// buck_v1_0
module buck_v1_0 #(
  parameter model_data_width = 25,
  parameter model_decimal_width = 16
)(
  input aclk, 
  input resetn, 
  input clock_enable,
  input pwm, 
  input signed [model_data_width-1:0] input_voltage,
  input signed [model_data_width-1:0] period_inductor,
  input signed [model_data_width-1:0] period_capacitor,
  input signed [model_data_width-1:0] inverse_resistor,
  output reg signed [model_data_width-1:0] inductor_current,
  output signed [model_data_width-1:0] capacitor_current,
  output signed [model_data_width-1:0] output_current,
  output reg signed [model_data_width-1:0] output_voltage  
);
Size: ~50 flip-flops, about 200 I/O pins, ~67000 um^2 of cells after synthesis.
export LEC_CHECK = 0
export ABC_AREA = 1
export CAP_MARGIN = 20
export CORE_MARGIN = 2
export CORE_UTILIZATION = 65
export CTS_CLUSTER_DIAMETER = 362
export CTS_CLUSTER_SIZE = 100
export PLACE_DENSITY = 0.35
export SETUP_SLACK_MARGIN = 1.49
export SLEW_MARGIN = 20
export TNS_END_PERCENT = 5
create_clock -name core_clock -period 14.5 [get_ports {aclk}]
run.sh (not shown) runs the stock make flow with config.mk's settings and CLKGATE_MAP_FILE=.
The starting point reached the layout checks and failed them: negative setup slack.
Rerun with:
==> flow/config.mk (replaced) <==
export PLATFORM = sky130hd
export DESIGN_NAME = buck_v1_0
export DESIGN_NICKNAME = buck_v1_0
export VERILOG_FILES = /design/flow/design.v
export SDC_FILE = /design/flow/constraint.sdc
export NUM_CORES = 4
export LEC_CHECK = 0
export CAP_MARGIN = 20
export CORE_MARGIN = 2
export CORE_UTILIZATION = 11
export SLEW_MARGIN = 20
==> flow/constraint.sdc (replaced) <==
create_clock -name core_clock -period 42.3 [get_ports {aclk}]
set_input_delay 8.4600 -clock core_clock [delete_from_list [all_inputs] [get_ports {aclk}]]
set_output_delay 8.4600 -clock core_clock [all_outputs]
set_load 0.01 [all_outputs]
This time the run finished clean.
Worst setup slack gains 17 ns.
Core utilization fell by 65 points.
Die area rose to 5.6 times its value.
Final cell count rose by 40%.
Rerun with:
--- a/flow/config.mk
+++ b/flow/config.mk
@@ -9,3 +9,5 @@
 export CORE_MARGIN = 2
-export CORE_UTILIZATION = 11
+export CORE_UTILIZATION = 71
+export CTS_CLUSTER_DIAMETER = 271
+export CTS_CLUSTER_SIZE = 36
 export SLEW_MARGIN = 20
==> flow/constraint.sdc (replaced) <==
create_clock -name core_clock -period 14.3 [get_ports {aclk}]
set_input_delay 2.8600 -clock core_clock [delete_from_list [all_inputs] [get_ports {aclk}]]
set_output_delay 2.8600 -clock core_clock [all_outputs]
set_load 0.01 [all_outputs]
Now the flow finished with negative setup slack left.
Utilization grows by 71 points.
Global-route usage grows by 33 points.
Worst setup slack degrades by 19 ns.
Final cell count shrinks by 39%.


The RTL this note starts from:
==> flow/design.v <==
module buck_v1_0 #(
  parameter model_data_width = 25,
  parameter model_decimal_width = 16
)(
  input aclk, 
  input resetn, 
  input clock_enable,
  input pwm, 
  input signed [model_data_width-1:0] input_voltage,
  input signed [model_data_width-1:0] period_inductor,
  input signed [model_data_width-1:0] period_capacitor,
  input signed [model_data_width-1:0] inverse_resistor,
  output reg signed [model_data_width-1:0] inductor_current,
  output signed [model_data_width-1:0] capacitor_current,
  output signed [model_data_width-1:0] output_current,
  output reg signed [model_data_width-1:0] output_voltage  
);
  wire signed [model_data_width-1:0] voltage_diff;  
  wire signed [(model_data_width*2)-1:0] voltage_diff_intl_2width;  
  wire signed [model_data_width-1:0] voltage_diff_intl;  
  wire signed [(model_data_width*2)-1:0] capacitor_current_intc_2width;  
  wire signed [model_data_width-1:0] capacitor_current_intc;  
  wire signed [(model_data_width*2)-1:0] output_current_2width;  
  assign voltage_diff = pwm? input_voltage - output_voltage: -output_voltage;
  assign voltage_diff_intl_2width = voltage_diff * period_inductor;
  assign voltage_diff_intl = voltage_diff_intl_2width >>> model_decimal_width;
  always @(posedge aclk)
    if (!resetn)
      inductor_current <= 0;
    else 
      if (clock_enable)
        inductor_current <= inductor_current + voltage_diff_intl;
  assign capacitor_current = inductor_current - output_current;
  assign capacitor_current_intc_2width = capacitor_current * period_capacitor;
  assign capacitor_current_intc = capacitor_current_intc_2width >>> model_decimal_width;
  always @(posedge aclk)
    if (!resetn)
      output_voltage <= 0;
    else 
      if (clock_enable)
        output_voltage <= output_voltage + capacitor_current_intc;
  assign output_current_2width = output_voltage * inverse_resistor;
  assign output_current = output_current_2width >>> model_decimal_width;
endmodule
Settings: LEC_CHECK=0, ABC_AREA=1, CAP_MARGIN=20, CORE_ASPECT_RATIO=0.5, CORE_MARGIN=2, CORE_UTILIZATION=69, CTS_CLUSTER_DIAMETER=291, CTS_CLUSTER_SIZE=100, PLACE_DENSITY=0.35, SETUP_SLACK_MARGIN=4.45, SLEW_MARGIN=40, TNS_END_PERCENT=5; clock period 20.0 ns.
Then changed:
- CORE_UTILIZATION: 69 -> 66
- SLEW_MARGIN: 40 -> 20
- hold slack degrades by 0.023 ns
- cell area fell by 2.1%
- via count shrinks by 0.70%
- fmax drops by 0.85%
- worst setup slack is worse by 0.16 ns


## job 3096
Starts from the design.v that is shown in full above.
clock: 14.1 ns
lec_check: 0
cap_margin: 20
core_margin: 2
core_utilization: 71
cts_cluster_diameter: 273
cts_cluster_size: 34
max_routing_layer: met4
setup_slack_margin: 3.66
slew_margin: 20
To summarise job 3096: no stage aborted, but the layout did not pass its checks, failing on negative setup slack.
[inputs] job 9025 vs job 3096
Settings: CORE_UTILIZATION now 40, was 71; CTS_CLUSTER_DIAMETER no longer set, was 273; CTS_CLUSTER_SIZE no longer set, was 34; SETUP_SLACK_MARGIN no longer set, was 3.66; GPL_ROUTABILITY_DRIVEN now 0, previously not set; the clock period (ns, I/O delays scaled along) now 28.0, was 14.1.
### Flow results
Job 9025 | stages: all done | timing, DRC, antenna: all pass
Going from job 3096 to job 9025, portion of the post-synthesis area used by sequential elements ~0 delta.
Taking job 3096 as the reference, in job 9025 hold slack -0.054 ns; initial antenna violation count -1; core utilization -42 points; routed wire length -1.8%; die size +76%.
Note that the number of placement rows recorded for job 3096 amounts to 0.75 times the value seen in job 9025.
Diff job 3096 -> job 9025: combinational gate count neither gained nor lost much, count of final setup violators has decreased.
### job 9025 -> job 5551
Settings: CTS_CLUSTER_SIZE newly set to 11; MAX_ROUTING_LAYER removed (was met4); TNS_END_PERCENT newly set to 10; GPL_TIMING_DRIVEN newly set to 0; CORE_ASPECT_RATIO newly set to 0.5; GPL_ROUTABILITY_DRIVEN removed (was 0).
--- outcome ---
- Comparing job 9025 with job 5551, the core box area came out essentially unchanged.
- The core of job 5551 is more densely filled than that of job 9025.
- Delta (job 5551 minus job 9025): via count picked up an extra about 2.3%; sequential share of layout area neither gained nor lost much.
- Of job 5551 and job 9025, it is job 5551 that has the higher tally of filler cells in the layout.
- Job 9025 has a lower minimum clock period than job 5551.
- Looking at sum of routed wire length over all layers, job 5551 sits about 11% above job 9025.
- Delta (job 5551 minus job 9025): worst setup slack after layout moved down.
- Of the two values seen for slowest cell on the critical path, sky130_fd_sc_hd__clkbuf_1 was produced by job 5551 and sky130_fd_sc_hd__clkdlybuf4s50_1 by job 9025.


RTL: the design.v shown in full above, as it stands there.
==> flow/config.mk <==
export PLATFORM = sky130hd
export DESIGN_NAME = buck_v1_0
export DESIGN_NICKNAME = buck_v1_0
export VERILOG_FILES = /design/flow/design.v
export SDC_FILE = /design/flow/constraint.sdc
export NUM_CORES = 4
export LEC_CHECK = 0
export CAP_MARGIN = 0
export CELL_PAD_IN_SITES_GLOBAL_PLACEMENT = 0
export CORE_MARGIN = 2
export CORE_UTILIZATION = 72
export CTS_CLUSTER_DIAMETER = 342
export CTS_CLUSTER_SIZE = 57
export GPL_ROUTABILITY_DRIVEN = 1
export HOLD_SLACK_MARGIN = 0.29
export MAX_ROUTING_LAYER = met4
export MIN_ROUTING_LAYER = met1
export PLACE_DENSITY_LB_ADDON = 0.0
export SETUP_SLACK_MARGIN = 5.0
export SLEW_MARGIN = 20
export TNS_END_PERCENT = 5
==> flow/constraint.sdc <==
create_clock -name core_clock -period 17.5 [get_ports {aclk}]
set_input_delay 3.5000 -clock core_clock [delete_from_list [all_inputs] [get_ports {aclk}]]
set_output_delay 3.5000 -clock core_clock [all_outputs]
set_load 0.01 [all_outputs]
The starting point produced a layout that fails on negative setup slack.
Then changed:
- ABC_AREA: default -> 1
- CAP_MARGIN: 0 -> 15
- CELL_PAD_IN_SITES_GLOBAL_PLACEMENT: 0 -> default
- CTS_CLUSTER_DIAMETER: 342 -> 299
- CTS_CLUSTER_SIZE: 57 -> default
- GPL_ROUTABILITY_DRIVEN: 1 -> default
- MIN_ROUTING_LAYER: met1 -> default
- PLACE_DENSITY_LB_ADDON: 0.0 -> default
- SETUP_SLACK_MARGIN: 5.0 -> -1.36
- TNS_END_PERCENT: 5 -> default
- clock period: 17.5 -> 14.1 ns (I/O delays scaled with it)
The changed run finished with negative setup slack left.
Critical path depth drops by 7.
Worst setup slack got worse by 1100 ps.
Final area is higher by 6.7%.
Global-route usage rose by 9.1 points.
Cell count goes up by 19%.
Synthesized area went up by 4.1%.
Via count goes up by 25%.
Utilization went up by 2.3 points.
Die size goes up by 4.1%.
Then changed:
- ABC_AREA: 1 -> 0
- CAP_MARGIN: 15 -> 20
- CORE_UTILIZATION: 72 -> 71
- CTS_CLUSTER_DIAMETER: 299 -> 274
- CTS_CLUSTER_SIZE: default -> 34
- SETUP_SLACK_MARGIN: -1.36 -> -1.14
Effect: The changed run produced a layout that fails on negative setup slack. Clock-buffer cell count stays the same. Via count decreases by 21%. Wire length decreases by 28%. Worst setup slack gets worse by 1700 ps. Sequential share of layout area stays flat. Worst hold slack gets worse by 69 ps. Final cell count decreases by 14%.
Then changed:
- ABC_AREA: 0 -> default
- CORE_UTILIZATION: 71 -> 40
- CTS_CLUSTER_DIAMETER: 274 -> default
- CTS_CLUSTER_SIZE: 34 -> default
- HOLD_SLACK_MARGIN: 0.29 -> default
- MAX_ROUTING_LAYER: met4 -> default
- SETUP_SLACK_MARGIN: -1.14 -> default
- clock period: 14.1 -> 28.0 ns (I/O delays scaled with it)
Effect:
- Now the flow ran to the end with no violations
- critical path depth shrinks by 2
- non-clock buffer count shrinks by 630
- cell area shrinks by a little under a tenth
- area after synthesis stays the same
- via count shrinks by a few percent
- routed wire length grows by a few percent
- worst hold slack loses 92 ps
- worst setup slack gains 8000 ps
Then changed:
- CORE_ASPECT_RATIO: default -> 0.5
- CORE_UTILIZATION: 40 -> 65
- CTS_CLUSTER_SIZE: default -> 11
- HOLD_SLACK_MARGIN: default -> 0.28
- TNS_END_PERCENT: default -> 5
Effect: The changed run produced a clean layout; clock-buffer cell count climbs by 1; non-clock buffer count decreases by 27; design area is lower by 1.7%.
